old:
## dct_4x4_core
module dct_4x4_core (
    input          clk,
    input          reset,
    input          i_valid,
    output         i_ready,
    input  [255:0] i_data,
    output         o_valid,
    input          o_ready,
    output [255:0] o_data
);
    dct_4x4 #(
        .PERF_OPT_ROW(1),
        .PERF_OPT_COL(1)
    ) u_dct_4x4 (
        .clk    (clk),
        .reset  (reset),
        .i_valid(i_valid),
        .i_ready(i_ready),
        .i_data (i_data),
        .o_valid(o_valid),
        .o_ready(o_ready),
        .o_data (o_data)
    );
endmodule
Settings: LEC_CHECK=0, ABC_AREA=1, CAP_MARGIN=20, CORE_MARGIN=2, CORE_UTILIZATION=34, CTS_CLUSTER_DIAMETER=55, HOLD_SLACK_MARGIN=0.25, MAX_ROUTING_LAYER=met4, PLACE_DENSITY_LB_ADDON=0.28, SETUP_SLACK_MARGIN=0.34, SLEW_MARGIN=20; clock period 5.96 ns.
run.sh (not shown) runs the stock make flow with config.mk's settings and CLKGATE_MAP_FILE=.
The following lists how new was set up differently from old:
==> flow/config.mk <==
export PLATFORM = sky130hd
export DESIGN_NAME = dct_4x4_core
export DESIGN_NICKNAME = dct_4x4_core
export VERILOG_FILES = /design/flow/design.v
export SDC_FILE = /design/flow/constraint.sdc
export NUM_CORES = 4
export LEC_CHECK = 0
export CAP_MARGIN = 20
export CORE_MARGIN = 2
export CORE_UTILIZATION = 38
export PLACE_DENSITY = 0.6
export SLEW_MARGIN = 20
==> flow/constraint.sdc <==
create_clock -name core_clock -period 4.74 [get_ports {clk}]
set_input_delay 0.9480 -clock core_clock [delete_from_list [all_inputs] [get_ports {clk}]]
set_output_delay 0.9480 -clock core_clock [all_outputs]
set_load 0.01 [all_outputs]
Notes after the runs:
new: post-synthesis share of cell area spent on full adders, half adders and majority gates 1.7 points above old. From old to new the numbers moved as follows: utilization now larger; total of clock buffers placed in the layout now smaller; final cell count now smaller; cell area after placement now smaller. Relative to old, new improves floorplan die area.

---

Starting RTL as in the previous note.
Settings: LEC_CHECK=0, CAP_MARGIN=40, CORE_MARGIN=2, CORE_UTILIZATION=72, CTS_CLUSTER_DIAMETER=252, HOLD_SLACK_MARGIN=0.29, MAX_ROUTING_LAYER=met4, SETUP_SLACK_MARGIN=-0.35, SLEW_MARGIN=20; clock period 3.68 ns.
The baseline finished but failed the layout checks on negative setup slack.
Then changed:
- CAP_MARGIN: 40 -> 20
- CORE_UTILIZATION: 72 -> 40
- CTS_CLUSTER_DIAMETER: 252 -> unset
- HOLD_SLACK_MARGIN: 0.29 -> unset
- MAX_ROUTING_LAYER: met4 -> unset
- PLACE_DENSITY: unset -> 0.6
- SETUP_SLACK_MARGIN: -0.35 -> unset
- clock period: 3.68 -> 4.74 ns (I/O delays scaled with it)
Outcome:
- This time the run passed the timing, DRC and antenna checks
- cell area decreases by 4.5%
- first-iteration DRC count decreases by 61%
- worst setup slack improved by 0.79 ns
- critical path depth decreases by 1
- area after synthesis is unchanged
- routed wire length decreases by about 12%
- register-to-register slack improved by 0.79 ns
- global-route usage decreases by 25 points
- non-clock buffer count decreases by 588
- die area increases by about 80%
Then changed:
- CORE_UTILIZATION: 40 -> 66
- PLACE_DENSITY: 0.6 -> unset
- clock period: 4.74 -> 3.93 ns (I/O delays scaled with it)
Now the flow finished with negative setup slack left.
Utilization increases by 33 points.
Via count increases by 7.8%.
Clock skew decreases by 0.020 ns.
Then changed:
- CORE_UTILIZATION: 66 -> 72
- CTS_CLUSTER_DIAMETER: unset -> 288
- CTS_CLUSTER_SIZE: unset -> 98
- PLACE_DENSITY: unset -> 0.39
- clock period: 3.93 -> 3.27 ns (I/O delays scaled with it)
After rerunning: With this change the flow died in global routing (5_1_grt); die area fell by a little under a tenth; synthesized cell count stays the same; area after synthesis does not change.

---

dct_4x4_core again, from the RTL that the note above started with.
==> flow/config.mk <==
export PLATFORM = sky130hd
export DESIGN_NAME = dct_4x4_core
export DESIGN_NICKNAME = dct_4x4_core
export VERILOG_FILES = /design/flow/design.v
export SDC_FILE = /design/flow/constraint.sdc
export NUM_CORES = 4
export LEC_CHECK = 0
export CAP_MARGIN = 20
export CORE_ASPECT_RATIO = 0.94
export CORE_MARGIN = 2
export CORE_UTILIZATION = 72
export CTS_CLUSTER_DIAMETER = 102
export MAX_ROUTING_LAYER = met4
export SETUP_SLACK_MARGIN = -0.27
export SLEW_MARGIN = 20
export TNS_END_PERCENT = 5
==> flow/constraint.sdc <==
create_clock -name core_clock -period 3.93 [get_ports {clk}]
set_input_delay 0.7860 -clock core_clock [delete_from_list [all_inputs] [get_ports {clk}]]
set_output_delay 0.7860 -clock core_clock [all_outputs]
set_load 0.01 [all_outputs]
The baseline produced a layout that fails on setup timing.
Rerun with:
Settings changed: CORE_ASPECT_RATIO 0.94 to not set, CORE_UTILIZATION 72 to 70, CTS_CLUSTER_DIAMETER 102 to 348, SETUP_SLACK_MARGIN -0.27 to 0.34.
Clock period 3.93 ns to 4.92 ns, I/O delays scaled along.
After rerunning:
- Now the flow completed with no timing, DRC or antenna violations
- worst setup slack improves by 780 ps
- count of clock-buffer cells in the layout does not change
- hold slack barely changes
Rerun with:
Settings changed: CORE_UTILIZATION 70 to 72, CTS_CLUSTER_DIAMETER 348 to not set, MAX_ROUTING_LAYER met4 to not set, PLACE_DENSITY set to 0.39, SETUP_SLACK_MARGIN 0.34 to not set, TNS_END_PERCENT 5 to not set.
Clock period 4.92 ns to 3.43 ns, I/O delays scaled along.
Effect:
- The new run died in 5_1_grt, error GRT-0232
- synthesized area does not change
- die area came out lower by 2.7%
- synthesized cell count stays the same
Rerun with:
Settings changed: ABC_AREA set to 1, CELL_PAD_IN_SITES_DETAIL_PLACEMENT set to 1, CELL_PAD_IN_SITES_GLOBAL_PLACEMENT set to 3, CORE_UTILIZATION 72 to 65, CTS_CLUSTER_DIAMETER set to 43, CTS_CLUSTER_SIZE set to 66, MAX_ROUTING_LAYER set to met4, MIN_ROUTING_LAYER set to met2, PLACE_DENSITY 0.39 to not set, PLACE_DENSITY_LB_ADDON set to 0.28, SETUP_SLACK_MARGIN set to 0.34, SLEW_MARGIN 20 to 0.
Effect:
- With this change the flow aborted during 3_1_place_gp_skip_io
- die size rises by 18%
- synthesized cell count rises by 21%
- area after synthesis rises by 6.5%
